===== design.v =====
`timescale 1ns / 1ps
module CompareAndShift32Bit (
    input [7:0] exp_a,
    input [7:0] exp_b,
    input [23:0] man_a,
    input [23:0] man_b,
    output reg [23:0] al_man_a,
    output reg [23:0] al_man_b,
    output reg [7:0] shift
);
    always @(*) begin
        if (exp_a > exp_b) begin
            shift = exp_a - exp_b;
            al_man_a = man_a;
            al_man_b = man_b >> shift;
        end else begin
            shift = exp_b - exp_a;
            al_man_a = man_a >> shift;
            al_man_b = man_b;
        end
    end
endmodule
`timescale 1ns / 1ps
module Addition32Bit (
    input sign_a,
    input sign_b,
    input [23:0] a,b,
    output reg [24:0] res,
    output reg sign_res
    );
    always @(*) begin
        if (sign_a == sign_b) begin
            sign_res = sign_a;   
            res = a+b;
        end
        else if (a >= b) begin
            res = a - b;
            sign_res = sign_a;
        end
        else begin
            res = b - a;
            sign_res = sign_b;
        end
    end
endmodule	
`timescale 1ns / 1ps
module Normalization32Bit (
    input [24:0] res,
    input [7:0] exp_base,
    output reg [23:0] man_res,
    output reg [7:0] exp_res,
    output reg overflow
);
    reg [24:0] normalized_result;
    integer i;
    always @(*) begin
        normalized_result = res;
        exp_res = exp_base;
        if (normalized_result[24]) begin
            normalized_result = normalized_result >> 1;
            exp_res = exp_base + 1;
        end else begin
            for (i = 0; i < 24; i = i + 1) begin
                if (normalized_result[23] == 0 && exp_res > 0) begin
                    normalized_result = normalized_result << 1;
                    exp_res = exp_res - 1;
                end
            end
            if (normalized_result == 25'b0)
                exp_res = 8'b0;
        end
        man_res = normalized_result[23:0];
        overflow = (exp_res >= 8'b11111111);
    end
endmodule
`timescale 1ns / 1ps
module adder_32bit(
    input clk,
    input rst,
    input [31:0] i_a,
    input [31:0] i_b,
    input i_vld,
    output reg [31:0] o_res,
    output reg o_res_vld,
    output reg overflow
);
wire [7:0] shift;
wire [23:0] al_man_a, al_man_b;
wire sign_a, sign_b, sign_res;
wire [7:0] exp_a, exp_b, exp_res;
wire [23:0] man_a, man_b, man_res;
wire [24:0] res;
wire operation_overflow;
assign sign_a = i_a[31];
assign sign_b = i_b[31];
assign exp_a = i_a[30:23];
assign exp_b = i_b[30:23];
assign man_a = (exp_a == 8'b0) ? {1'b0, i_a[22:0]} : {1'b1, i_a[22:0]};  
assign man_b = (exp_b == 8'b0) ? {1'b0, i_b[22:0]} : {1'b1, i_b[22:0]};
wire is_nan_a = ((exp_a == 8'b11111111) && (man_a[22:0] != 0));  
wire is_nan_b = ((exp_b == 8'b11111111) && (man_b[22:0] != 0));
wire is_inf_a = ((exp_a == 8'b11111111) && (man_a[22:0] == 0));
wire is_inf_b = ((exp_b == 8'b11111111) && (man_b[22:0] == 0));
wire is_zero_a = ((i_a[30:0] == 0));  
wire is_zero_b = ((i_b[30:0] == 0));
CompareAndShift32Bit u_CompareAndShift32Bit (
    .exp_a(exp_a),           
    .exp_b(exp_b),           
    .man_a(man_a),           
    .man_b(man_b),           
    .al_man_a(al_man_a),     
    .al_man_b(al_man_b),     
    .shift(shift)            
);
Addition32Bit u_Addition32Bit (
    .sign_a(sign_a),         
    .sign_b(sign_b),         
    .a(al_man_a),            
    .b(al_man_b),            
    .res(res),               
    .sign_res(sign_res)      
);
Normalization32Bit u_Normalization32Bit (
    .res(res),                                   
    .exp_base((exp_a > exp_b) ? exp_a : exp_b),  
    .man_res(man_res),                           
    .exp_res(exp_res),                           
    .overflow(operation_overflow)                
);
always @(posedge clk or posedge rst) begin
    if (rst) begin
        o_res <= 32'b0;
        o_res_vld <= 1'b0;
        overflow <= 1'b0;
    end else if (i_vld) begin
        if (is_nan_a || is_nan_b || (is_inf_a && is_inf_b && (sign_a != sign_b))) begin
            o_res <= 32'h7FC00000;  
            overflow <= 1'b1;
        end 
        else if (is_inf_a || is_inf_b) begin
            o_res <= is_inf_a ? i_a : i_b;  
            overflow <= 1'b1;
        end 
        else if (is_zero_a && is_zero_b) begin
            o_res <= 32'b0;  
            overflow <= 1'b0;
        end 
        else begin
        o_res <= {sign_res, exp_res, man_res[22:0]};
        o_res_vld <= 1'b1;
        overflow <= operation_overflow;
        end
        o_res_vld <= 1'b1;
    end else begin
        o_res_vld <= 1'b0;
    end
end
endmodule

===== constraint.sdc =====
create_clock -name core_clock -period 32.6 [get_ports {clk}]
set_input_delay 6.5200 -clock core_clock [delete_from_list [all_inputs] [get_ports {clk}]]
set_output_delay 6.5200 -clock core_clock [all_outputs]
set_load 0.01 [all_outputs]

===== run.sh =====
#!/bin/bash
# the make line also repeats each setting of config.mk as NAME=value (left out here)
make -C /OpenROAD-flow-scripts/flow DESIGN_CONFIG=/design/flow/config.mk WORK_HOME=/design/flow/orfs CLKGATE_MAP_FILE= finish

===== config.mk =====
export PLATFORM = sky130hd
export DESIGN_NAME = adder_32bit
export DESIGN_NICKNAME = adder_32bit
export VERILOG_FILES = /design/flow/design.v
export SDC_FILE = /design/flow/constraint.sdc
export NUM_CORES = 4
export LEC_CHECK = 0
export CAP_MARGIN = 20
export CORE_ASPECT_RATIO = 0.71
export CORE_MARGIN = 2
export CORE_UTILIZATION = 66
export CTS_CLUSTER_SIZE = 90
export HOLD_SLACK_MARGIN = -0.09
export MAX_ROUTING_LAYER = met4
export SETUP_SLACK_MARGIN = -2.0
export SLEW_MARGIN = 20

==> results of run 1 <==
stage by stage:
stage | setup slack (ns) | std cells | TNS, ns
3_3_place_gp | -2.578 | 5253 | -76.82
2_1_floorplan | -9.659 | 3712 | -303.73
==> impl_metrics.ini, run 1 <==
; implementation run metrics
[yosys]
edf_count = 0
ys_seq_share_pct = 3.581
synth_flop_count = 34
muxShareOfSynthArea_pct = 18.07
post-synth-top-area-cell = mux2i_1
yosys.area.top_type_share_pct = 13.35
ys_cells = 3712
synthCells = 3712
synth_nets = 3898
top_cell = nand2_1
flop_cell = dfrtp_1
ys_chip_area_sq_um = 23760
syn_area_per_cell_sq_um = 6.401
yosysWarnings = 4
netlist_top_cells_count = nand2_1 (500), nor2_1 (453), a21oi_1 (369)
top_logic_kind = AND-OR/OR-AND gates
compound_area_share_pct = 33.09
synthDistinctLibCells = 121
ys_sh_simple_pct = 29.07
synthesis.area_sq_um = 23760
ys_sh_adder_pct = 6.466
synth-async-reset-ratio_pct = 100.0
synthXorXnorAreaFrac_pct = 3.781
netlist_top_cells_area = mux2i_1 (13%), nand2_1 (7.9%), a21oi_1 (7.8%)

[placed_design]
place_congestion = 1.268
port_buffers = 100

[die]
die-width_microns = 229.2
ioPinCount = 101
dieHeight_microns = 163.9
core_area_sq_um = 35410
initial_core_util_pct = 67.10
chipArea_sq_um = 37560
num_rows = 58

[run_status]
status = aborted with a tool error
error = [ERROR DPL-0033] detailed placement checks failed during check placement.
lastStage = 3_5_place_dp
==> run 2: changes to the inputs <==
CAP_MARGIN = 0   (was 20)
CELL_PAD_IN_SITES_GLOBAL_PLACEMENT = 0   (was not set)
CORE_ASPECT_RATIO = 0.92   (was 0.71)
CORE_UTILIZATION = 71   (was 66)
CTS_CLUSTER_DIAMETER = 355   (was not set)
CTS_CLUSTER_SIZE = 34   (was 90)
GPL_ROUTABILITY_DRIVEN = 0   (was not set)
MIN_ROUTING_LAYER = met1   (was not set)
PLACE_DENSITY = 0.65   (was not set)
SETUP_SLACK_MARGIN = not set   (was -2.0)
SLEW_MARGIN = 15   (was 20)
clock period = 54.5 ns   (was 32.6 ns; I/O delays follow)
==> impl_metrics.ini, run 2 <==
; generated from flow reports
[run_status]
status = no timing/DRC/antenna violations

[routing]
via_per_inst = 7.125
vias = 29430
routedWlPerCell_microns = 19.89
drtAntennaViolNets = 0
drc = 0
wirelength_microns = 82160
drtIter0Drc = 3722
drtPass1Iterations = 12

[die]
die-width_microns = 194.7
initial_core_util_pct = 71.85
num_rows = 64
chipArea_sq_um = 34950
dieHeight_microns = 179.5
core_area_sq_um = 33070
ioPinCount = 101

[yosys]
synth_nets = 3898
ys_cells = 3712
synthCells = 3712
syn_area_per_cell_sq_um = 6.401
ys_chip_area_sq_um = 23760
flop_cell = dfrtp_1
edf_count = 0
ys_sh_adder_pct = 6.466
netlist_top_cells_count = nand2_1 (500), nor2_1 (453), a21oi_1 (369)
synth-async-reset-ratio_pct = 100.0
ys_sh_simple_pct = 29.07
synthXorXnorAreaFrac_pct = 3.781
top_logic_kind = AND-OR/OR-AND gates
top_cell = nand2_1
synthesis.area_sq_um = 23760
muxShareOfSynthArea_pct = 18.07
compound_area_share_pct = 33.09
post-synth-top-area-cell = mux2i_1
yosys.area.top_type_share_pct = 13.35
netlist_top_cells_area = mux2i_1 (13%), nand2_1 (7.9%), a21oi_1 (7.8%)
yosysWarnings = 4
ys_seq_share_pct = 3.581
synthDistinctLibCells = 121
synth_flop_count = 34

[critical_path]
worstPathArrival_ns = 52.00
required_ns = 54.67
r2r_cells = 2
worstSetupEndpoint = overflow
critical_path_buf_inv_count = 30
cp_slowest_cell = clkdlybuf4s50_1
crit_path_start = i_a[23]
worstSetupPathDepth = 184
critical_path_class = in2reg
r2r-end = overflow
reg2reg_slack_ns = 53.50
cp-start-kind = input pin
critical_path.max_fanout = 46
reg2reg_from = overflow
max_stage_delay_ns = 0.57
cp_top_family = AND-OR/OR-AND gates
critical_path.most_common_cell = ha_1
crit_path_end_kind = flip-flop

[final_timing]
finalHoldViolCount = 0
worst_slew_pin_slew_ns = 1.172
clock_skew_ns = 0
finalWorstSetupSlack_ns = 2.674
tns_ns = 0
max_freq_mhz = 19.30
slew_headroom_pct = 21.07
final_max_slew_viol_count = 0
finalClockPeriodUsage_pct = 95.09
min_period_ns = 51.83
setup_viol = 0
hold_ws_ns = 0.4974

[cts]
clkTransAtPathRegs_ns = 0.06
clkLatencyLatePin_ns = 0.28
cts-root-buf = clkbuf_16
htree_levels = 2
ctsHoldBuffers = 0
cts_tree = done
cts.sinks = 34
cts_buffers = 5
ctsLongestPathBuffers = 2

[final_layout]
regArea_sq_um = 850.8
area_delta_synth_final_pct = 7.235
fill_cells = 2686
layoutNonFillerInstCount = 4131
comb_area_sq_um = 21770
fin_nets = 3885

[job]
maxCapViolations = 0
openroad.warnings = 86

[worst_hold_path]
min_delay_path_depth = 2
hold_start = o_res[29]
min_to = o_res[29]
hp-class = reg2reg

[placed_design]
dp_cells = 4104
hpwl_microns = 64730
pre_cts_slack_ns = -0.3721
port_buffers = 100

[global_routing]
gr-total-overflow = 0
track_usage_pct = 45.35
grt.busiest_layer = met2
grt_first_pass_wirelength_microns = 131500
met1_usage_pct = 57.17
grtUsageMet3_pct = 8.443
grt_util_met2_pct = 70.91
first_global_vias = 26490
grt_max_degree = 69
antenna_found_initial = 2
run 2: through the flow:
step           utilization [%]  cell area [sq um]
2_1_floorplan                -              23850
5_1_grt                  77.05              25480
3_5_place_dp             75.76              25050
6_report                 77.05              25480
3_3_place_gp             75.76              25050
4_1_cts                  76.22              25210
run 2: cell type report:
type / count / area share (%)
Tap cell: 429 / 2.107
Clock inverter: 2 / 0.04910
Antenna cell: 2 / 0.01964
Clock buffer: 6 / 0.5451
Inverter: 165 / 2.431
Sequential cell: 34 / 3.339
Timing Repair Buffer: 172 / 6.064
Multi-Input combinational cell: 3321 / 85.45
run 2: timing repair:
item | in CTS | in global routing
gates cloned | 0 | 3
resized | 1 | 26
hold endpoints to repair | 0 | 0
setup buffers | 0 | 14
endpoints found under the setup margin | 9 | 32
pin swaps | 0 | 6
run 2: per-layer routing:
layer  wire length, microns  share of wire [%]
met5                      0                  0
met2                  35790                 44
met3                   9614                 12
met1                  32400                 39
met4                   4348                5.3
==> run 3: changes to the inputs <==
CAP_MARGIN = 20   (was 0)
CELL_PAD_IN_SITES_GLOBAL_PLACEMENT = not set   (was 0)
CORE_ASPECT_RATIO = not set   (was 0.92)
CORE_UTILIZATION = 66   (was 71)
CTS_CLUSTER_DIAMETER = not set   (was 355)
CTS_CLUSTER_SIZE = 90   (was 34)
GPL_ROUTABILITY_DRIVEN = not set   (was 0)
HOLD_SLACK_MARGIN = 0.3   (was -0.09)
MAX_ROUTING_LAYER = not set   (was met4)
MIN_ROUTING_LAYER = not set   (was met1)
PLACE_DENSITY = not set   (was 0.65)
SETUP_SLACK_MARGIN = -2.0   (was not set)
SLEW_MARGIN = 20   (was 15)
clock period = 33.2 ns   (was 54.5 ns; I/O delays follow)
==> impl_metrics.ini, run 3 <==
; implementation run metrics
[placed_design]
port_buffers = 100
hpwl_microns = 103000
pre_cts_slack_ns = -5.446
place_congestion = 1.175
post_dp_cell_area_sq_um = 34140

[yosys]
muxShareOfSynthArea_pct = 18.07
syn_area_per_cell_sq_um = 6.401
edf_count = 0
synthesis.area_sq_um = 23760
ys_seq_share_pct = 3.581
synthDistinctLibCells = 121
synth_flop_count = 34
ys_chip_area_sq_um = 23760
flop_cell = dfrtp_1
netlist_top_cells_count = nand2_1 (500), nor2_1 (453), a21oi_1 (369)
netlist_top_cells_area = mux2i_1 (13%), nand2_1 (7.9%), a21oi_1 (7.8%)
ys_sh_adder_pct = 6.466
post-synth-top-area-cell = mux2i_1
compound_area_share_pct = 33.09
yosys.area.top_type_share_pct = 13.35
top_logic_kind = AND-OR/OR-AND gates
synth-async-reset-ratio_pct = 100.0
synthXorXnorAreaFrac_pct = 3.781
top_cell = nand2_1
synth_nets = 3898
synthCells = 3712
ys_sh_simple_pct = 29.07
yosysWarnings = 4
ys_cells = 3712

[die]
dieHeight_microns = 193.7
initial_core_util_pct = 66.97
core_area_sq_um = 35480
ioPinCount = 101
num_rows = 69
die-width_microns = 193.7
chipArea_sq_um = 37540

[run_status]
error = [ERROR DPL-0038] Utilization greater than 100%, impossible to legalize
status = aborted with a tool error
lastStage = 4_1_cts
## run 3: stage by stage
stage	setup TNS (ns)	std cells	util, %
floorplan	-288.37	3712	-
global placement	-55.57	5208	96.23
detailed placement	-162.26	5208	96.23
==> run 4: changes to the inputs <==
CELL_PAD_IN_SITES_DETAIL_PLACEMENT = 0   (was not set)
CELL_PAD_IN_SITES_GLOBAL_PLACEMENT = 1   (was not set)
CORE_ASPECT_RATIO = 0.56   (was not set)
CORE_MARGIN = 7   (was 2)
CORE_UTILIZATION = 16   (was 66)
CTS_CLUSTER_DIAMETER = 334   (was not set)
CTS_CLUSTER_SIZE = 71   (was 90)
GPL_ROUTABILITY_DRIVEN = 0   (was not set)
GPL_TIMING_DRIVEN = 0   (was not set)
HOLD_SLACK_MARGIN = -0.0   (was 0.3)
MAX_ROUTING_LAYER = met5   (was not set)
MIN_ROUTING_LAYER = met1   (was not set)
PLACE_DENSITY_LB_ADDON = 0.23   (was not set)
SETUP_SLACK_MARGIN = 5.0   (was -2.0)
SLEW_MARGIN = 5   (was 20)
TNS_END_PERCENT = 65   (was not set)
clock period = 23.8 ns   (was 33.2 ns; I/O delays follow)
==> impl_metrics.ini, run 4 <==
; generated from flow reports
[final_timing]
worst_slew_pin_slew_ns = 1.222
setup_viol = 32
hold_ws_ns = 0.5167
min_period_ns = 40.05
finalWorstSetupSlack_ns = -16.25
max_freq_mhz = 24.97
finalHoldViolCount = 0
clock_skew_ns = 0
final_max_slew_viol_count = 0
finalClockPeriodUsage_pct = 168.3
tns_ns = -515.67
rsz0062_at_grt = true
slew_headroom_pct = 17.76

[final_layout]
stdcell_area_sq_um = 34420
area_delta_synth_final_pct = 44.87
fin_nets = 4351
layoutNonFillerInstCount = 6146

[cts]
htree_levels = 2
cts.sinks = 34
ctsLongestPathBuffers = 2
clkTransAtPathRegs_ns = 0.06
cts_buffers = 5
cts_tree = done
clkLatencyLatePin_ns = 0.29
cts-root-buf = clkbuf_16

[global_routing]
first_global_vias = 27880
gr-total-overflow = 0
antenna_found_initial = 4
grt_max_degree = 35
track_usage_pct = 15.25
grt_first_pass_wirelength_microns = 188900

[placed_design]
pre_cts_slack_ns = -28.09
post_dp_cell_area_sq_um = 28950
hpwl_microns = 106600
port_buffers = 100
dp_cells = 5798

[critical_path]
reg2reg_from = overflow
r2r-end = overflow
cp_slowest_cell = a2111o_1
critical_path.most_common_cell = ha_4
crit_path_end_kind = flip-flop
worstPathArrival_ns = 40.27
required_ns = 24.02
crit_path_start = i_a[25]
critical_path.max_fanout = 10
cp-start-kind = input pin
max_stage_delay_ns = 0.45
cp_top_family = AND-OR/OR-AND gates
worstSetupPathDepth = 222
r2r_cells = 2
worstSetupEndpoint = o_res[26]
critical_path_buf_inv_count = 71
reg2reg_slack_ns = 22.72
critical_path_class = in2reg

[yosys]
synthesis.area_sq_um = 23760
ys_cells = 3712
netlist_top_cells_area = mux2i_1 (13%), nand2_1 (7.9%), a21oi_1 (7.8%)
synthDistinctLibCells = 121
top_logic_kind = AND-OR/OR-AND gates
ys_sh_simple_pct = 29.07
synth_nets = 3898
yosys.area.top_type_share_pct = 13.35
edf_count = 0
compound_area_share_pct = 33.09
synthCells = 3712
top_cell = nand2_1
syn_area_per_cell_sq_um = 6.401
yosysWarnings = 4
ys_chip_area_sq_um = 23760
flop_cell = dfrtp_1
muxShareOfSynthArea_pct = 18.07
ys_seq_share_pct = 3.581
netlist_top_cells_count = nand2_1 (500), nor2_1 (453), a21oi_1 (369)
synth_flop_count = 34
post-synth-top-area-cell = mux2i_1
ys_sh_adder_pct = 6.466
synthXorXnorAreaFrac_pct = 3.781
synth-async-reset-ratio_pct = 100.0

[worst_hold_path]
hold_start = o_res[22]
min_delay_path_depth = 2
hp-class = reg2reg
min_to = o_res[22]

[job]
maxCapViolations = 0
openroad.warnings = 87

[die]
die-width_microns = 529.0
num_rows = 105
chipArea_sq_um = 160000
ioPinCount = 101
dieHeight_microns = 302.4
core_area_sq_um = 146900
initial_core_util_pct = 16.18

[routing]
vias = 30230
drtPass1Iterations = 5
routedWlPerCell_microns = 20.96
via_per_inst = 4.918
drc = 0
drtIter0Drc = 2887
wirelength_microns = 128800
drtAntennaViolNets = 0

[run_status]
violations = setup timing
status = failed layout checks
## run 4: timing repair
item	in CTS	in global routing
hold buffers	0	0
buffers inserted	281	51
pin swaps	179	100
gates cloned	2	0
resized	518	105
endpoints found under the setup margin	32	32
## run 4: layout make-up
class / instances / area [sq um]
antenna: 2 / 5.005
tap: 1979 / 2476
timing repair buffer: 446 / 3726
fill: 16680 / 112500
inverter: 165 / 631.9
clock buffer: 6 / 138.9
buffer: 195 / 1964
clock inverter: 1 / 30.03
multi-input combinational: 3318 / 24600
sequential: 34 / 850.8
## run 4: metrics by stage
stage / utilization (%)
2_1_floorplan: -
4_1_cts: 22.84
5_1_grt: 23.43
3_5_place_dp: 19.71
6_report: 23.44
3_3_place_gp: 19.66
## run 4: routing by layer
layer,vias to the layer above,share of wire (%),GRT usage (%)
met5,-,0.0070,0
met4,2,0.11,0.3685
met3,22,8.7,4.045
met2,897,31,16.76
met1,14700,60,27.55
li1,14610,-,-
==> run 5: changes to the inputs <==
ABC_AREA = 1   (was not set)
CELL_PAD_IN_SITES_DETAIL_PLACEMENT = not set   (was 0)
CELL_PAD_IN_SITES_GLOBAL_PLACEMENT = not set   (was 1)
CORE_ASPECT_RATIO = not set   (was 0.56)
CORE_MARGIN = 2   (was 7)
CORE_UTILIZATION = 69   (was 16)
CTS_CLUSTER_DIAMETER = 304   (was 334)
CTS_CLUSTER_SIZE = 98   (was 71)
GPL_ROUTABILITY_DRIVEN = not set   (was 0)
GPL_TIMING_DRIVEN = not set   (was 0)
HOLD_SLACK_MARGIN = not set   (was -0.0)
MAX_ROUTING_LAYER = not set   (was met5)
MIN_ROUTING_LAYER = not set   (was met1)
PLACE_DENSITY_LB_ADDON = not set   (was 0.23)
SETUP_SLACK_MARGIN = not set   (was 5.0)
SLEW_MARGIN = 20   (was 5)
TNS_END_PERCENT = 10   (was 65)
clock period = 22.3 ns   (was 23.8 ns; I/O delays follow)
==> impl_metrics.ini, run 5 <==
; implementation run metrics
[run_status]
status = aborted with a tool error
lastStage = 4_1_cts
error = [ERROR DPL-0038] Utilization greater than 100%, impossible to legalize

[placed_design]
hpwl_microns = 106000
place_congestion = 1.087
dp_cells = 6642
post_dp_cell_area_sq_um = 38150
port_buffers = 100

[yosys]
netlist_top_cells_area = nand2_1 (18%), nor2_1 (8.2%), inv_1 (7.7%)
ys_seq_share_pct = 3.053
synth_nets = 5160
ys_cells = 4974
synthXorXnorAreaFrac_pct = 1.702
synthCells = 4974
compound_area_share_pct = 18.13
flop_cell = dfrtp_1
ys_sh_simple_pct = 55.79
muxShareOfSynthArea_pct = 0.3232
yosys.area.top_type_share_pct = 17.52
yosysWarnings = 4
ys_sh_adder_pct = 5.477
synthesis.area_sq_um = 27870
syn_area_per_cell_sq_um = 5.603
synth-async-reset-ratio_pct = 100.0
edf_count = 0
ys_chip_area_sq_um = 27870
synthDistinctLibCells = 85
post-synth-top-area-cell = nand2_1
top_cell = nand2_1
synth_flop_count = 34
netlist_top_cells_count = nand2_1 (1,301), nor2_1 (612), inv_1 (571)
top_logic_kind = simple AND/OR/NAND/NOR gates

[die]
core_area_sq_um = 39820
chipArea_sq_um = 42010
dieHeight_microns = 205.0
die-width_microns = 205.0
initial_core_util_pct = 69.98
num_rows = 73
ioPinCount = 101
## run 5: through the flow
step,util [%],setup slack [ns],setup TNS [ns]
2_1_floorplan,-,-6.411,-191.92
3_5_place_dp,95.80,-8.227,-250.82
3_3_place_gp,95.80,-5.202,-156.00
==> run 6: changes to the inputs <==
CAP_MARGIN = 40   (was 20)
CORE_UTILIZATION = 72   (was 69)
CTS_CLUSTER_DIAMETER = 243   (was 304)
PLACE_DENSITY = 0.41   (was not set)
TNS_END_PERCENT = not set   (was 10)
clock period = 34.3 ns   (was 22.3 ns; I/O delays follow)
==> impl_metrics.ini, run 6 <==
; generated from flow reports
[worst_hold_path]
min_delay_path_depth = 2
hp-class = reg2reg
hold_start = o_res[13]
min_to = o_res[13]

[cts]
ctsLongestPathBuffers = 2
ctsHoldBuffers = 0
htree_levels = 2
clkTransAtPathRegs_ns = 0.06
cts-root-buf = clkbuf_16
clkLatencyLatePin_ns = 0.29
cts.sinks = 34
cts_buffers = 5
cts_tree = done

[critical_path]
crit_path_start = i_b[23]
crit_path_end_kind = flip-flop
reg2reg_from = o_res[1]
max_stage_delay_ns = 0.42
critical_path_buf_inv_count = 18
cp_slowest_cell = clkdlybuf4s50_1
cp_top_family = simple AND/OR/NAND/NOR gates
r2r_cells = 2
required_ns = 34.47
critical_path_class = in2reg
cp-start-kind = input pin
reg2reg_slack_ns = 33.50
r2r-end = o_res[1]
worstPathArrival_ns = 33.60
critical_path.max_fanout = 10
worstSetupPathDepth = 225
worstSetupEndpoint = overflow

[run_status]
status = no timing/DRC/antenna violations

[yosys]
synth_flop_count = 34
syn_area_per_cell_sq_um = 5.603
top_cell = nand2_1
synthXorXnorAreaFrac_pct = 1.702
synthCells = 4974
synth-async-reset-ratio_pct = 100.0
ys_seq_share_pct = 3.053
edf_count = 0
netlist_top_cells_area = nand2_1 (18%), nor2_1 (8.2%), inv_1 (7.7%)
top_logic_kind = simple AND/OR/NAND/NOR gates
flop_cell = dfrtp_1
post-synth-top-area-cell = nand2_1
netlist_top_cells_count = nand2_1 (1,301), nor2_1 (612), inv_1 (571)
synth_nets = 5160
ys_cells = 4974
yosys.area.top_type_share_pct = 17.52
compound_area_share_pct = 18.13
ys_chip_area_sq_um = 27870
synthesis.area_sq_um = 27870
muxShareOfSynthArea_pct = 0.3232
ys_sh_simple_pct = 55.79
yosysWarnings = 4
ys_sh_adder_pct = 5.477
synthDistinctLibCells = 85

[final_timing]
finalHoldViolCount = 0
hold_ws_ns = 0.4965
finalClockPeriodUsage_pct = 97.46
setup_viol = 0
slew_headroom_pct = 34.01
max_freq_mhz = 29.91
final_max_slew_viol_count = 0
min_period_ns = 33.43
worst_slew_pin_slew_ns = 0.9878
clock_skew_ns = 0

[die]
num_rows = 72
chipArea_sq_um = 40300
initial_core_util_pct = 72.45
dieHeight_microns = 200.7
die-width_microns = 200.7
core_area_sq_um = 38470
ioPinCount = 101

[placed_design]
port_buffers = 100
hpwl_microns = 65410
post_dp_cell_area_sq_um = 28690
place_congestion = 1.110

[final_layout]
stdcell_area_sq_um = 30580
fill_cells = 3219
fin_nets = 5286
area_delta_synth_final_pct = 9.742

[job]
openroad.warnings = 86
maxCapViolations = 0

[routing]
n_antenna_cell = 0
routedWlPerCell_microns = 15.16
drtIter0Drc = 3140
drc = 0
wirelength_microns = 85180
via_per_inst = 5.787
drtPass1Iterations = 6
drtAntennaViolNets = 0
vias = 32520

[global_routing]
first_global_vias = 28060
grt_max_degree = 70
grt_first_pass_wirelength_microns = 132000
track_usage_pct = 38.06
gr-total-overflow = 0
antenna_found_initial = 0
## run 6: metrics by stage
stage / utilization (%) / setup slack [ns] / std cells / setup TNS, ns
floorplan: - / 1.691 / 4974 / 0
global placement: 74.54 / -0.2897 / 5502 / -1.770
detailed placement: 74.59 / -1.126 / 5504 / -21.69
CTS: 75.30 / 0.03953 / 5516 / 0
global route: 79.51 / -0.8069 / 5619 / -11.91
finish: 79.51 / 0.8715 / 5619 / 0
## run 6: cell type report
type	instances	area (sq um)	area share (%)
tap	518	648.1	2.119
multi-input combinational	4085	23570	77.07
timing repair inverter	1	7.507	0.02455
inverter	669	2659	8.693
sequential	34	850.8	2.782
timing repair buffer	304	2683	8.771
clock buffer	8	166.4	0.5441
## run 6: timing repair
item,in CTS,in global routing
gates resized,12,188
pin swaps,2,75
buffers inserted,3,91
gates cloned,1,12
setup endpoints to repair,32,32
## run 6: layer usage
layer / track usage (%) / share of wire (%) / up-vias
li1: - / - / 16110
met2: 63.84 / 45 / 1629
met4: 15.29 / 4.8 / 0
met5: 0 / 0 / -
met1: 50.20 / 41 / 14460
met3: 3.636 / 8.6 / 322
==> run 7: changes to the inputs <==
ABC_AREA = not set   (was 1)
CAP_MARGIN = 20   (was 40)
CORE_UTILIZATION = 50   (was 72)
CTS_CLUSTER_DIAMETER = not set   (was 243)
CTS_CLUSTER_SIZE = not set   (was 98)
PLACE_DENSITY = not set   (was 0.41)
SETUP_SLACK_MARGIN = -2.0   (was not set)
clock period = 27.8 ns   (was 34.3 ns; I/O delays follow)
==> impl_metrics.ini, run 7 <==
; generated from flow reports
[run_status]
status = failed layout checks
violations = setup timing

[worst_hold_path]
hp-class = reg2reg
min_to = o_res[27]
min_delay_path_depth = 2
hold_start = o_res[27]

[yosys]
synth_flop_count = 34
flop_cell = dfrtp_1
yosysWarnings = 4
synthDistinctLibCells = 121
synthXorXnorAreaFrac_pct = 3.781
edf_count = 0
netlist_top_cells_area = mux2i_1 (13%), nand2_1 (7.9%), a21oi_1 (7.8%)
ys_sh_simple_pct = 29.07
top_cell = nand2_1
muxShareOfSynthArea_pct = 18.07
synth-async-reset-ratio_pct = 100.0
synthCells = 3712
top_logic_kind = AND-OR/OR-AND gates
ys_sh_adder_pct = 6.466
compound_area_share_pct = 33.09
synthesis.area_sq_um = 23760
yosys.area.top_type_share_pct = 13.35
syn_area_per_cell_sq_um = 6.401
ys_cells = 3712
post-synth-top-area-cell = mux2i_1
ys_chip_area_sq_um = 23760
netlist_top_cells_count = nand2_1 (500), nor2_1 (453), a21oi_1 (369)
synth_nets = 3898
ys_seq_share_pct = 3.581

[critical_path]
required_ns = 28.00
worstSetupEndpoint = o_res[26]
worstSetupPathDepth = 169
critical_path.max_fanout = 9
cp_top_family = AND-OR/OR-AND gates
reg2reg_slack_ns = 26.75
critical_path.most_common_cell = ha_4
crit_path_end_kind = flip-flop
cp_slowest_cell = or4_4
cp-start-kind = input pin
crit_path_start = i_a[23]
r2r-end = overflow
max_stage_delay_ns = 0.58
worstPathArrival_ns = 35.33
critical_path_buf_inv_count = 27
critical_path_class = in2reg
r2r_cells = 2
reg2reg_from = overflow

[placed_design]
dp_cells = 5502
post_dp_cell_area_sq_um = 35400
pre_cts_slack_ns = -7.959
hpwl_microns = 85660
place_congestion = 1.097
port_buffers = 100

[final_layout]
fill_cells = 2884
stdcell_area_sq_um = 39030
layoutNonFillerInstCount = 5719
area_delta_synth_final_pct = 64.24
fin_nets = 5296
fin_util_pct = 83.47

[final_timing]
max_freq_mhz = 28.47
final_max_slew_viol_count = 0
slew_headroom_pct = 31.45
finalHoldViolCount = 0
min_period_ns = 35.12
hold_ws_ns = 0.5084
clock_skew_ns = 0
finalWorstSetupSlack_ns = -7.323
finalClockPeriodUsage_pct = 126.3
worst_slew_pin_slew_ns = 1.019
rsz0062_at_grt = true
tns_ns = -229.75
setup_viol = 32

[routing]
wirelength_microns = 121000
drtPass1Iterations = 7
drtAntennaViolNets = 0
via_per_inst = 6.530
drc = 0
drtIter0Drc = 4846
vias = 37340
routedWlPerCell_microns = 21.15

[die]
dieHeight_microns = 222.0
chipArea_sq_um = 49280
die-width_microns = 222.0
core_area_sq_um = 46750
initial_core_util_pct = 50.82
ioPinCount = 101
num_rows = 79

[cts]
ctsHoldBuffers = 0
clkLatencyLatePin_ns = 0.28
cts-root-buf = clkbuf_16
cts_buffers = 5
cts.sinks = 34
cts_tree = done
htree_levels = 2
ctsLongestPathBuffers = 2
clkTransAtPathRegs_ns = 0.05

[global_routing]
gr-total-overflow = 0
first_global_vias = 35860
track_usage_pct = 44.67
antenna_found_initial = 3
grt_first_pass_wirelength_microns = 183700
grt_max_degree = 54

[job]
maxCapViolations = 0
openroad.warnings = 89
-- run 7: timing repair --
action | 4_1_cts | 5_1_grt
setup buffers | 170 | 52
gates cloned | 3 | 0
gates resized | 325 | 115
pin swaps | 182 | 127
endpoints found under the setup margin | 32 | 32
-- run 7: layout make-up --
class | instances | area, sq um | area share [%]
multi-input cells | 3318 | 24260 | 62.16
repair buffers | 1586 | 12350 | 31.65
flip-flops and latches | 34 | 850.8 | 2.180
well taps | 607 | 759.5 | 1.946
inverters | 165 | 631.9 | 1.619
clock buffers | 6 | 138.9 | 0.3559
clock inverters | 1 | 30.03 | 0.07695
diodes | 2 | 5.005 | 0.01282
-- run 7: per-layer routing --
layer | wire length (microns) | track usage [%] | part of all wire (%)
met5 | 0 | 0 | 0
met4 | 8797 | 23.87 | 7.3
met3 | 13310 | 8.680 | 11
met2 | 54440 | 75.99 | 45
met1 | 44420 | 53.06 | 37
==> run 8: changes to the inputs <==
CELL_PAD_IN_SITES_DETAIL_PLACEMENT = 1   (was not set)
CORE_ASPECT_RATIO = 1.2   (was not set)
CORE_MARGIN = 4   (was 2)
CORE_UTILIZATION = 55   (was 50)
MIN_ROUTING_LAYER = met2   (was not set)
PLACE_DENSITY = 0.42   (was not set)
SETUP_SLACK_MARGIN = 2.87   (was -2.0)
clock period = 68.4 ns   (was 27.8 ns; I/O delays follow)
==> impl_metrics.ini, run 8 <==
; implementation run metrics
[cts]
cts-root-buf = clkbuf_16
cts_setup_buffers = 0
ctsLongestPathBuffers = 2
ctsHoldBuffers = 0
cts.sinks = 34
cts_buffers = 5
htree_levels = 2

[yosys]
syn_area_per_cell_sq_um = 6.401
ys_sh_adder_pct = 6.466
synthDistinctLibCells = 121
ys_seq_share_pct = 3.581
top_cell = nand2_1
top_logic_kind = AND-OR/OR-AND gates
yosysWarnings = 4
synth-async-reset-ratio_pct = 100.0
compound_area_share_pct = 33.09
synth_flop_count = 34
netlist_top_cells_count = nand2_1 (500), nor2_1 (453), a21oi_1 (369)
synth_nets = 3898
synthCells = 3712
yosys.area.top_type_share_pct = 13.35
post-synth-top-area-cell = mux2i_1
muxShareOfSynthArea_pct = 18.07
synthesis.area_sq_um = 23760
edf_count = 0
flop_cell = dfrtp_1
ys_sh_simple_pct = 29.07
netlist_top_cells_area = mux2i_1 (13%), nand2_1 (7.9%), a21oi_1 (7.8%)
ys_cells = 3712
synthXorXnorAreaFrac_pct = 3.781
ys_chip_area_sq_um = 23760

[global_routing]
track_usage_pct = 78.13
gr-total-overflow = 14

[die]
ioPinCount = 101
num_rows = 83
dieHeight_microns = 235.7
chipArea_sq_um = 46610
die-width_microns = 197.7
core_area_sq_um = 42790
initial_core_util_pct = 55.54

[placed_design]
hpwl_microns = 93570
place_congestion = 1.197
port_buffers = 100

[run_status]
status = aborted with a tool error
lastStage = 5_1_grt
error = [ERROR GRT-0232] Routing congestion too high. Check the congestion heatmap in the GUI.
-- run 8: per-stage QoR --
step	area (sq um)	setup slack (ns)	hold slack, ns	utilization, %	cells
4_1_cts	25350	3.053	0.5211	59.25	4231
3_5_place_dp	25150	1.098	0.5130	58.77	4222
3_3_place_gp	25150	6.881	0.4864	58.77	4222
2_1_floorplan	23760	7.601	0.5251	-	3712
-- run 8: layer usage --
layer | track usage (%) | GRT overflow
met5 | 49.42 | 3
met4 | 61.39 | 3
met3 | 84.78 | 5
met2 | 84.42 | 3
met1 | - | -
-- run 8: repair_timing --
action | 4_1_cts
endpoints found under the setup margin | 32
gates resized | 8
endpoints found under the hold margin | 0
pin swaps | 1
gates cloned | 1
==> run 9: changes to the inputs <==
ABC_AREA = 1   (was not set)
CELL_PAD_IN_SITES_DETAIL_PLACEMENT = not set   (was 1)
CORE_ASPECT_RATIO = not set   (was 1.2)
CORE_MARGIN = 2   (was 4)
CORE_UTILIZATION = 69   (was 55)
CTS_CLUSTER_DIAMETER = 241   (was not set)
CTS_CLUSTER_SIZE = 100   (was not set)
MIN_ROUTING_LAYER = not set   (was met2)
PLACE_DENSITY = 0.4   (was 0.42)
SETUP_SLACK_MARGIN = not set   (was 2.87)
clock period = 34.6 ns   (was 68.4 ns; I/O delays follow)
==> impl_metrics.ini, run 9 <==
; generated from flow reports
[run_status]
status = no timing/DRC/antenna violations

[yosys]
syn_area_per_cell_sq_um = 5.603
synth_nets = 5160
yosysWarnings = 4
yosys.area.top_type_share_pct = 17.52
compound_area_share_pct = 18.13
netlist_top_cells_area = nand2_1 (18%), nor2_1 (8.2%), inv_1 (7.7%)
ys_sh_adder_pct = 5.477
post-synth-top-area-cell = nand2_1
synthXorXnorAreaFrac_pct = 1.702
top_logic_kind = simple AND/OR/NAND/NOR gates
synth-async-reset-ratio_pct = 100.0
top_cell = nand2_1
ys_seq_share_pct = 3.053
ys_chip_area_sq_um = 27870
synthCells = 4974
ys_sh_simple_pct = 55.79
flop_cell = dfrtp_1
synthDistinctLibCells = 85
muxShareOfSynthArea_pct = 0.3232
ys_cells = 4974
synthesis.area_sq_um = 27870
edf_count = 0
netlist_top_cells_count = nand2_1 (1,301), nor2_1 (612), inv_1 (571)
synth_flop_count = 34

[placed_design]
port_buffers = 100
place_congestion = 1.122
post_dp_cell_area_sq_um = 28600
hpwl_microns = 67880
pre_cts_slack_ns = -1.660

[critical_path]
worstSetupEndpoint = overflow
critical_path.most_common_cell = nand2_4
reg2reg_slack_ns = 33.75
r2r-end = o_res[1]
worstSetupPathDepth = 224
critical_path_class = in2reg
cp-start-kind = input pin
r2r_cells = 2
critical_path.max_fanout = 11
crit_path_start = i_a[27]
cp_top_family = simple AND/OR/NAND/NOR gates
max_stage_delay_ns = 0.54
critical_path_buf_inv_count = 19
cp_slowest_cell = clkdlybuf4s50_1
reg2reg_from = o_res[1]
worstPathArrival_ns = 33.44
crit_path_end_kind = flip-flop
required_ns = 34.76

[final_timing]
max_freq_mhz = 30.05
clock_skew_ns = 0
setup_viol = 0
hold_ws_ns = 0.4877
min_period_ns = 33.28
worst_slew_pin_slew_ns = 1.007
finalWorstSetupSlack_ns = 1.318
slew_headroom_pct = 32.74
final_max_slew_viol_count = 0
finalHoldViolCount = 0
finalClockPeriodUsage_pct = 96.19

[global_routing]
grt_max_degree = 68
first_global_vias = 27830
grt_first_pass_wirelength_microns = 134500
gr-total-overflow = 0
track_usage_pct = 38.22
antenna_found_initial = 1

[worst_hold_path]
hp-class = reg2reg
min_to = o_res[5]
hold_start = o_res[5]
min_delay_path_depth = 2

[final_layout]
stdcell_area_sq_um = 30590
fin_nets = 5296
regArea_sq_um = 850.8
fill_cells = 3470
fin_util_pct = 76.81
comb_area_sq_um = 23620
area_delta_synth_final_pct = 9.756

[job]
maxCapViolations = 0
openroad.warnings = 86

[die]
initial_core_util_pct = 69.98
num_rows = 73
dieHeight_microns = 205.0
core_area_sq_um = 39820
chipArea_sq_um = 42010
die-width_microns = 205.0
ioPinCount = 101

[routing]
drtIter0Drc = 3302
drtPass1Iterations = 7
via_per_inst = 5.764
wirelength_microns = 87700
routedWlPerCell_microns = 15.56
drtAntennaViolNets = 0
n_antenna_cell = 0
vias = 32480
drc = 0

[cts]
htree_levels = 2
cts_buffers = 5
cts.sinks = 34
clkLatencyLatePin_ns = 0.29
clkTransAtPathRegs_ns = 0.06
ctsLongestPathBuffers = 2
cts-root-buf = clkbuf_16
cts_tree = done
[run 9: per-layer routing]
layer	track usage, %	wire (microns)	share of wire (%)	up-vias
li1	-	-	-	16120
met1	50.47	36660	42	14480
met2	64.29	40130	46	1582
met3	4.136	7407	8.4	300
met4	13.36	3505	4.0	0
met5	0	0	0	-
[run 9: area by class of cell]
class	instances	share of cell area, %
repair buffers	311	8.655
well taps	525	2.148
multi-input cells	4089	77.22
clock buffers	6	0.4540
clock inverters	2	0.04090
inverters	669	8.700
flip-flops and latches	34	2.782
[run 9: per-stage QoR]
stage | setup TNS (ns) | std cells
finish | 0 | 5636
floorplan | 0 | 4974
global placement | -6.231 | 5499
CTS | 0 | 5521
detailed placement | -38.72 | 5499
global route | -6.601 | 5636
[run 9: what timing repair did]
| action | CTS | global route |
|---|---|---|
| pin swaps | 5 | 80 |
| setup buffers | 10 | 102 |
| hold buffers | 0 | 0 |
| endpoints found under the setup margin | 32 | 32 |
| gates resized | 17 | 176 |
| cloned | 4 | 13 |
==> run 10: changes to the inputs <==
ABC_AREA = 0   (was 1)
CAP_MARGIN = 10   (was 20)
CORE_UTILIZATION = 40   (was 69)
CTS_CLUSTER_DIAMETER = 280   (was 241)
CTS_CLUSTER_SIZE = 15   (was 100)
GPL_TIMING_DRIVEN = 1   (was not set)
MAX_ROUTING_LAYER = met5   (was not set)
PLACE_DENSITY = not set   (was 0.4)
PLACE_DENSITY_LB_ADDON = 0.26   (was not set)
TNS_END_PERCENT = 60   (was not set)
==> impl_metrics.ini, run 10 <==
; generated from flow reports
[critical_path]
worstSetupPathDepth = 182
required_ns = 34.82
critical_path.most_common_cell = buf_4
worstPathArrival_ns = 35.52
critical_path_buf_inv_count = 58
cp_slowest_cell = a2111oi_4
critical_path.max_fanout = 6
reg2reg_from = overflow
reg2reg_slack_ns = 33.52
crit_path_start = i_b[24]
crit_path_end_kind = flip-flop
r2r-end = overflow
max_stage_delay_ns = 0.44
critical_path_class = in2reg
r2r_cells = 2
cp-start-kind = input pin
cp_top_family = AND-OR/OR-AND gates
worstSetupEndpoint = o_res[30]

[global_routing]
first_global_vias = 31450
track_usage_pct = 31.25
grt_first_pass_wirelength_microns = 159800
grt_max_degree = 56
gr-total-overflow = 0
antenna_found_initial = 0

[routing]
drtPass1Iterations = 8
drc = 0
via_per_inst = 5.799
drtAntennaViolNets = 0
vias = 33380
wirelength_microns = 101900
drtIter0Drc = 2970
routedWlPerCell_microns = 17.69

[run_status]
status = failed layout checks
violations = setup timing

[final_timing]
max_freq_mhz = 28.32
final_max_slew_viol_count = 0
setup_viol = 32
slew_headroom_pct = 29.16
min_period_ns = 35.31
finalWorstSetupSlack_ns = -0.7053
clock_skew_ns = 0
rsz0062_at_grt = true
finalHoldViolCount = 0
finalClockPeriodUsage_pct = 102.0
worst_slew_pin_slew_ns = 1.063

[yosys]
edf_count = 0
top_logic_kind = AND-OR/OR-AND gates
synthesis.area_sq_um = 23760
synthXorXnorAreaFrac_pct = 3.781
ys_cells = 3712
netlist_top_cells_count = nand2_1 (500), nor2_1 (453), a21oi_1 (369)
synthCells = 3712
synth_nets = 3898
top_cell = nand2_1
yosys.area.top_type_share_pct = 13.35
compound_area_share_pct = 33.09
synth_flop_count = 34
ys_sh_adder_pct = 6.466
muxShareOfSynthArea_pct = 18.07
syn_area_per_cell_sq_um = 6.401
post-synth-top-area-cell = mux2i_1
ys_seq_share_pct = 3.581
synthDistinctLibCells = 121
yosysWarnings = 4
netlist_top_cells_area = mux2i_1 (13%), nand2_1 (7.9%), a21oi_1 (7.8%)
synth-async-reset-ratio_pct = 100.0
ys_chip_area_sq_um = 23760
ys_sh_simple_pct = 29.07
flop_cell = dfrtp_1

[final_layout]
layoutNonFillerInstCount = 5757
comb_area_sq_um = 24160
fin_util_pct = 64.86
fill_cells = 5013
area_delta_synth_final_pct = 60.81
regArea_sq_um = 850.8
fin_nets = 5168

[die]
dieHeight_microns = 247.7
chipArea_sq_um = 61370
num_rows = 89
initial_core_util_pct = 40.34
core_area_sq_um = 58910
die-width_microns = 247.7
ioPinCount = 101

[placed_design]
dp_cells = 5536
place_congestion = 1.010
port_buffers = 100
hpwl_microns = 78750

[worst_hold_path]
min_delay_path_depth = 2
min_to = o_res[27]
hold_start = o_res[27]
hp-class = reg2reg

[cts]
cts_tree = done
cts.sinks = 34
clkTransAtPathRegs_ns = 0.06
cts-root-buf = clkbuf_16
htree_levels = 2
clkLatencyLatePin_ns = 0.29
cts_buffers = 5
ctsLongestPathBuffers = 2

[job]
openroad.warnings = 87
maxCapViolations = 0
-- run 10: stage by stage --
stage	cell area, sq um	TNS, ns	worst slack, ns	hold slack, ns
2_1_floorplan	25400	-252.66	-8.059	0.5251
3_3_place_gp	34640	-34.80	-1.300	0.4811
3_5_place_dp	34640	-59.35	-2.120	0.4828
4_1_cts	36830	-0.1351	-0.06795	0.5072
5_1_grt	38210	-55.99	-1.899	0.5405
6_report	38210	-17.38	-0.7053	0.5125
-- run 10: cell type report --
cell class	count	area share, %
multi-input combinational	3318	63.23
inverter	165	1.654
clock buffer	8	0.4355
sequential	34	2.227
antenna	1	0.006549
tap	773	2.531
timing repair buffer	1458	29.92
-- run 10: layer usage --
metal / global-route usage (%) / routed length (microns) / part of all wire, %
met3: 3.298 / 7376 / 7.2
met4: 7.961 / 3051 / 3.0
met1: 43.39 / 45370 / 45
met2: 51.31 / 46060 / 45
met5: 0 / 0 / 0
-- run 10: timing repair --
item	4_1_cts	5_1_grt
pin swaps	152	146
cloned	1	1
setup endpoints to repair	32	32
hold buffers	0	0
setup buffers	149	67
gates resized	219	196
==> run 11: changes to the inputs <==
ABC_AREA = not set   (was 0)
CAP_MARGIN = 20   (was 10)
CORE_ASPECT_RATIO = 0.5   (was not set)
CORE_UTILIZATION = 61   (was 40)
CTS_CLUSTER_DIAMETER = not set   (was 280)
CTS_CLUSTER_SIZE = not set   (was 15)
GPL_TIMING_DRIVEN = not set   (was 1)
MAX_ROUTING_LAYER = not set   (was met5)
PLACE_DENSITY_LB_ADDON = not set   (was 0.26)
TNS_END_PERCENT = 5   (was 60)
clock period = 40.0 ns   (was 34.6 ns; I/O delays follow)
==> impl_metrics.ini, run 11 <==
; generated from flow reports
[run_status]
status = no timing/DRC/antenna violations

[placed_design]
place_congestion = 1.102
port_buffers = 100
hpwl_microns = 67430

[cts]
cts-root-buf = clkbuf_16
ctsHoldBuffers = 0
clkLatencyLatePin_ns = 0.28
cts_tree = done
cts.sinks = 34
ctsLongestPathBuffers = 2
cts_buffers = 5
clkTransAtPathRegs_ns = 0.06
htree_levels = 2

[yosys]
ys_sh_simple_pct = 29.07
synth_flop_count = 34
synth_nets = 3898
ys_sh_adder_pct = 6.466
muxShareOfSynthArea_pct = 18.07
synthXorXnorAreaFrac_pct = 3.781
top_cell = nand2_1
syn_area_per_cell_sq_um = 6.401
netlist_top_cells_area = mux2i_1 (13%), nand2_1 (7.9%), a21oi_1 (7.8%)
compound_area_share_pct = 33.09
synthDistinctLibCells = 121
yosys.area.top_type_share_pct = 13.35
ys_chip_area_sq_um = 23760
ys_cells = 3712
yosysWarnings = 4
edf_count = 0
synthesis.area_sq_um = 23760
netlist_top_cells_count = nand2_1 (500), nor2_1 (453), a21oi_1 (369)
top_logic_kind = AND-OR/OR-AND gates
ys_seq_share_pct = 3.581
synth-async-reset-ratio_pct = 100.0
post-synth-top-area-cell = mux2i_1
synthCells = 3712
flop_cell = dfrtp_1

[critical_path]
critical_path.max_fanout = 16
reg2reg_slack_ns = 39.01
reg2reg_from = overflow
required_ns = 40.18
cp_slowest_cell = clkdlybuf4s50_1
critical_path_class = in2reg
crit_path_end_kind = flip-flop
critical_path.most_common_cell = ha_2
worstSetupEndpoint = overflow
r2r_cells = 2
r2r-end = overflow
cp_top_family = AND-OR/OR-AND gates
cp-start-kind = input pin
worstPathArrival_ns = 39.22
worstSetupPathDepth = 167
max_stage_delay_ns = 0.54
critical_path_buf_inv_count = 22
crit_path_start = i_a[29]

[final_timing]
finalClockPeriodUsage_pct = 97.62
min_period_ns = 39.05
final_max_slew_viol_count = 0
worst_slew_pin_slew_ns = 1.106
slew_headroom_pct = 25.90
finalHoldViolCount = 0
clock_skew_ns = 0
max_freq_mhz = 25.61
hold_ws_ns = 0.5102
setup_viol = 0
tns_ns = 0

[final_layout]
fin_nets = 4066
comb_area_sq_um = 23170
regArea_sq_um = 850.8
area_delta_synth_final_pct = 20.26
fill_cells = 3292

[die]
dieHeight_microns = 143.6
chipArea_sq_um = 40640
ioPinCount = 101
num_rows = 51
die-width_microns = 283.1
core_area_sq_um = 38670
initial_core_util_pct = 61.45

[routing]
routedWlPerCell_microns = 19.33
n_antenna_cell = 0
wirelength_microns = 85250
vias = 29270
drtPass1Iterations = 6
drtIter0Drc = 2814
drc = 0
via_per_inst = 6.636
drtAntennaViolNets = 0

[global_routing]
first_global_vias = 25720
grt_max_degree = 71
gr-total-overflow = 0
track_usage_pct = 38.36
grt_first_pass_wirelength_microns = 132200
antenna_found_initial = 1

[worst_hold_path]
hold_start = o_res[22]
hp-class = reg2reg
min_to = o_res[22]
min_delay_path_depth = 2

[job]
maxCapViolations = 0
openroad.warnings = 87
==> run 11: through the flow <==
step / area, sq um / std cells / utilization (%) / setup slack, ns
final: 28570 / 4411 / 73.90 / 0.9523
after detailed placement: 27050 / 4341 / 69.95 / -1.774
after floorplan: 25340 / 3712 / - / -3.739
after global placement: 27050 / 4341 / 69.95 / -0.5109
after CTS: 27450 / 4359 / 70.97 / 0.02821
after global routing: 28570 / 4411 / 73.90 / -0.2972
==> run 11: area by class of cell <==
cell class                 instances  share of cell area (%)
inverter                         165                   2.202
tap                              530                   2.321
clock buffer                       5                  0.4379
timing repair buffer             354                   10.74
multi-input combinational       3320                   81.08
clock inverter                     3                  0.2408
sequential                        34                   2.977
==> run 11: routing by layer <==
| layer | wire [microns] | GRT usage, % |
|---|---|---|
| met5 | 17 | 0 |
| met4 | 3547 | 15.32 |
| met3 | 6619 | 3.651 |
| met2 | 37660 | 62.59 |
| met1 | 37400 | 52.34 |
==> run 11: repair_timing <==
item / 4_1_cts / 5_1_grt
gates resized: 21 / 149
setup endpoints to repair: 32 / 32
cloned: 2 / 4
hold endpoints to repair: 0 / 0
pin swaps: 7 / 45
buffers inserted: 8 / 48
==> run 12: changes to the inputs <==
CORE_ASPECT_RATIO = not set   (was 0.5)
CORE_UTILIZATION = 40   (was 61)
SETUP_SLACK_MARGIN = 5.0   (was not set)
TNS_END_PERCENT = not set   (was 5)
clock period = 39.1 ns   (was 40.0 ns; I/O delays follow)
==> impl_metrics.ini, run 12 <==
; generated from flow reports
[cts]
cts-root-buf = clkbuf_16
clkLatencyLatePin_ns = 0.28
cts_tree = done
cts_buffers = 5
htree_levels = 2
cts.sinks = 34
clkTransAtPathRegs_ns = 0.06
ctsLongestPathBuffers = 2
ctsHoldBuffers = 0

[yosys]
top_cell = nand2_1
synthDistinctLibCells = 121
synth_flop_count = 34
muxShareOfSynthArea_pct = 18.07
post-synth-top-area-cell = mux2i_1
flop_cell = dfrtp_1
netlist_top_cells_area = mux2i_1 (13%), nand2_1 (7.9%), a21oi_1 (7.8%)
synthCells = 3712
ys_sh_adder_pct = 6.466
edf_count = 0
netlist_top_cells_count = nand2_1 (500), nor2_1 (453), a21oi_1 (369)
top_logic_kind = AND-OR/OR-AND gates
compound_area_share_pct = 33.09
ys_cells = 3712
ys_sh_simple_pct = 29.07
synthesis.area_sq_um = 23760
yosysWarnings = 4
synth_nets = 3898
synthXorXnorAreaFrac_pct = 3.781
ys_seq_share_pct = 3.581
yosys.area.top_type_share_pct = 13.35
synth-async-reset-ratio_pct = 100.0
ys_chip_area_sq_um = 23760
syn_area_per_cell_sq_um = 6.401

[routing]
n_antenna_cell = 0
top_layer = met4
wl_met1_microns = 42720
via_per_inst = 6.067
drtAntennaViolNets = 0
wirelength_microns = 92030
wl_met2_microns = 41690
vias = 29590
drtIter0Drc = 2777
drc = 0
wl_met3_microns = 5799
drtPass1Iterations = 6
routedWlPerCell_microns = 18.87

[placed_design]
port_buffers = 100
dp_cells = 4586
hpwl_microns = 69550
place_congestion = 1.024

[final_layout]
fin_nets = 4289
layoutNonFillerInstCount = 4877
fin_util_pct = 54.13
area_delta_synth_final_pct = 34.20

[critical_path]
worstPathArrival_ns = 36.85
critical_path_class = in2reg
reg2reg_slack_ns = 38.06
worstSetupPathDepth = 180
crit_path_end_kind = flip-flop
r2r-end = overflow
cp_slowest_cell = or3_4
cp-start-kind = input pin
reg2reg_from = overflow
critical_path.most_common_cell = buf_4
r2r_cells = 2
worstSetupEndpoint = o_res[30]
crit_path_start = i_a[23]
critical_path.max_fanout = 5
max_stage_delay_ns = 0.42
required_ns = 39.31
critical_path_buf_inv_count = 42
cp_top_family = AND-OR/OR-AND gates

[final_timing]
slew_headroom_pct = 34.00
final_max_slew_viol_count = 0
setup_viol = 0
worst_slew_pin_slew_ns = 0.9900
rsz0062_at_grt = true
finalHoldViolCount = 0
min_period_ns = 36.64
clock_skew_ns = 0
max_freq_mhz = 27.29
finalClockPeriodUsage_pct = 93.72

[global_routing]
antenna_found_initial = 0
track_usage_pct = 28.17
grt_max_degree = 84
gr-total-overflow = 0
grt_first_pass_wirelength_microns = 144300
first_global_vias = 27210

[job]
openroad.warnings = 87
maxCapViolations = 0

[worst_hold_path]
min_to = o_res[24]
hold_start = o_res[24]
hp-class = reg2reg
min_delay_path_depth = 2

[die]
initial_core_util_pct = 40.34
chipArea_sq_um = 61370
die-width_microns = 247.7
dieHeight_microns = 247.7
ioPinCount = 101
num_rows = 89
core_area_sq_um = 58910

[run_status]
status = no timing/DRC/antenna violations
## run 12: timing repair
| action | 4_1_cts | 5_1_grt |
|---|---|---|
| setup endpoints to repair | 32 | 32 |
| resized | 319 | 178 |
| buffers inserted | 209 | 71 |
| pin swaps | 169 | 129 |
| gates cloned | 2 | 1 |
## run 12: cell type report
type	instances	area, sq um
Tap cell	773	967.2
Fill cell	5655	27020
Sequential cell	34	850.8
Timing Repair Buffer	579	4845
Clock buffer	6	138.9
Inverter	165	634.4
Multi-Input combinational cell	3318	24390
Clock inverter	2	60.06
## run 12: routing by layer
layer	vias up	global-route usage, %
li1	14460	-
met1	13960	40.04
met2	1042	46.13
met3	136	2.865
met4	0	5.178
met5	-	0
## run 12: metrics by stage
stage / setup TNS [ns] / hold slack, ns / setup slack (ns) / instance area [sq um]
2_1_floorplan: -137.33 / 0.5372 / -4.459 / 25410
3_3_place_gp: -0.02652 / 0.4903 / -0.02652 / 27460
3_5_place_dp: -10.93 / 0.4964 / -0.6684 / 27460
4_1_cts: 0 / 0.5096 / 3.277 / 30460
5_1_grt: 0 / 0.5253 / 1.432 / 31890
6_report: 0 / 0.4938 / 2.456 / 31890
==> run 13: changes to the inputs <==
CELL_PAD_IN_SITES_GLOBAL_PLACEMENT = 1   (was not set)
CORE_ASPECT_RATIO = 1.34   (was not set)
CORE_UTILIZATION = 46   (was 40)
GPL_ROUTABILITY_DRIVEN = 0   (was not set)
HOLD_SLACK_MARGIN = -0.0   (was not set)
MIN_ROUTING_LAYER = met1   (was not set)
PLACE_DENSITY_LB_ADDON = 0.23   (was not set)
SETUP_SLACK_MARGIN = not set   (was 5.0)
SLEW_MARGIN = 15   (was 20)
clock period = 34.3 ns   (was 39.1 ns; I/O delays follow)
==> impl_metrics.ini, run 13 <==
; generated from flow reports
[critical_path]
cp_slowest_cell = a2111o_1
r2r_cells = 2
cp-start-kind = input pin
critical_path_buf_inv_count = 24
worstSetupEndpoint = o_res[28]
reg2reg_from = overflow
crit_path_start = i_a[29]
worstSetupPathDepth = 173
critical_path_class = in2reg
required_ns = 34.50
critical_path.most_common_cell = ha_4
critical_path.max_fanout = 8
cp_top_family = AND-OR/OR-AND gates
worstPathArrival_ns = 36.05
crit_path_end_kind = flip-flop
max_stage_delay_ns = 0.45
reg2reg_slack_ns = 33.29
r2r-end = overflow

[routing]
vias = 34800
via_per_inst = 6.224
drtAntennaViolNets = 0
wirelength_microns = 112500
drc = 0
drtIter0Drc = 3154
routedWlPerCell_microns = 20.12
drtPass1Iterations = 8

[yosys]
ys_seq_share_pct = 3.581
syn_area_per_cell_sq_um = 6.401
synth-async-reset-ratio_pct = 100.0
yosys.area.top_type_share_pct = 13.35
netlist_top_cells_count = nand2_1 (500), nor2_1 (453), a21oi_1 (369)
synthesis.area_sq_um = 23760
ys_cells = 3712
ys_sh_simple_pct = 29.07
synthCells = 3712
ys_chip_area_sq_um = 23760
netlist_top_cells_area = mux2i_1 (13%), nand2_1 (7.9%), a21oi_1 (7.8%)
synthXorXnorAreaFrac_pct = 3.781
flop_cell = dfrtp_1
edf_count = 0
yosysWarnings = 4
muxShareOfSynthArea_pct = 18.07
top_logic_kind = AND-OR/OR-AND gates
synth_flop_count = 34
synthDistinctLibCells = 121
compound_area_share_pct = 33.09
synth_nets = 3898
post-synth-top-area-cell = mux2i_1
ys_sh_adder_pct = 6.466
top_cell = nand2_1

[cts]
clkTransAtPathRegs_ns = 0.05
cts_tree = done
clkLatencyLatePin_ns = 0.28
htree_levels = 2
cts_buffers = 5
ctsLongestPathBuffers = 2
cts.sinks = 34
cts-root-buf = clkbuf_16
ctsHoldBuffers = 0

[die]
dieHeight_microns = 267.1
ioPinCount = 101
initial_core_util_pct = 46.44
die-width_microns = 200.3
chipArea_sq_um = 53510
core_area_sq_um = 51170
num_rows = 96

[worst_hold_path]
hold_start = o_res[25]
hp-class = reg2reg
min_to = o_res[25]
min_delay_path_depth = 1

[final_layout]
area_delta_synth_final_pct = 57.02
stdcell_area_sq_um = 37310
fin_nets = 5089
fill_cells = 3891
layoutNonFillerInstCount = 5591

[final_timing]
min_period_ns = 35.85
finalClockPeriodUsage_pct = 104.5
setup_viol = 32
worst_slew_pin_slew_ns = 1.145
max_freq_mhz = 27.90
finalHoldViolCount = 0
hold_ws_ns = 0.5207
tns_ns = -44.11
clock_skew_ns = 0
rsz0062_at_grt = true
slew_headroom_pct = 23.15
final_max_slew_viol_count = 0
finalWorstSetupSlack_ns = -1.549

[global_routing]
track_usage_pct = 38.17
antenna_found_initial = 5
grt_first_pass_wirelength_microns = 171700
gr-total-overflow = 0
grt_max_degree = 54
first_global_vias = 34360

[placed_design]
post_dp_cell_area_sq_um = 34100
hpwl_microns = 83580
port_buffers = 100
dp_cells = 5394
pre_cts_slack_ns = -2.537

[run_status]
violations = setup timing
status = failed layout checks

[job]
openroad.warnings = 87
maxCapViolations = 0
[run 13: metal layers]
| layer | up-vias | part of all wire, % | GRT usage (%) |
|---|---|---|---|
| met1 | 16130 | 36 | 40.74 |
| li1 | 16050 | - | - |
| met2 | 1917 | 48 | 69.51 |
| met3 | 697 | 7.1 | 5.415 |
| met5 | - | 0.036 | 0 |
| met4 | 8 | 8.4 | 26.59 |
[run 13: what timing repair did]
item / CTS / global route
cloned: 4 / 1
endpoints found under the setup margin: 32 / 32
gates resized: 247 / 131
pin swaps: 160 / 118
setup buffers: 124 / 64
[run 13: stage by stage]
stage	util (%)
6_report	72.91
3_5_place_dp	66.63
5_1_grt	72.91
3_3_place_gp	66.63
2_1_floorplan	-
4_1_cts	70.88
[run 13: cell type report]
type / instances / area, sq um / share of cell area [%]
multi-input cells: 3318 / 23970 / 64.24
clock buffers: 7 / 142.6 / 0.3823
inverters: 165 / 631.9 / 1.694
repair buffers: 1379 / 10850 / 29.08
clock inverters: 1 / 5.005 / 0.01341
flip-flops and latches: 34 / 850.8 / 2.280
well taps: 686 / 858.3 / 2.301
diodes: 1 / 2.502 / 0.006707
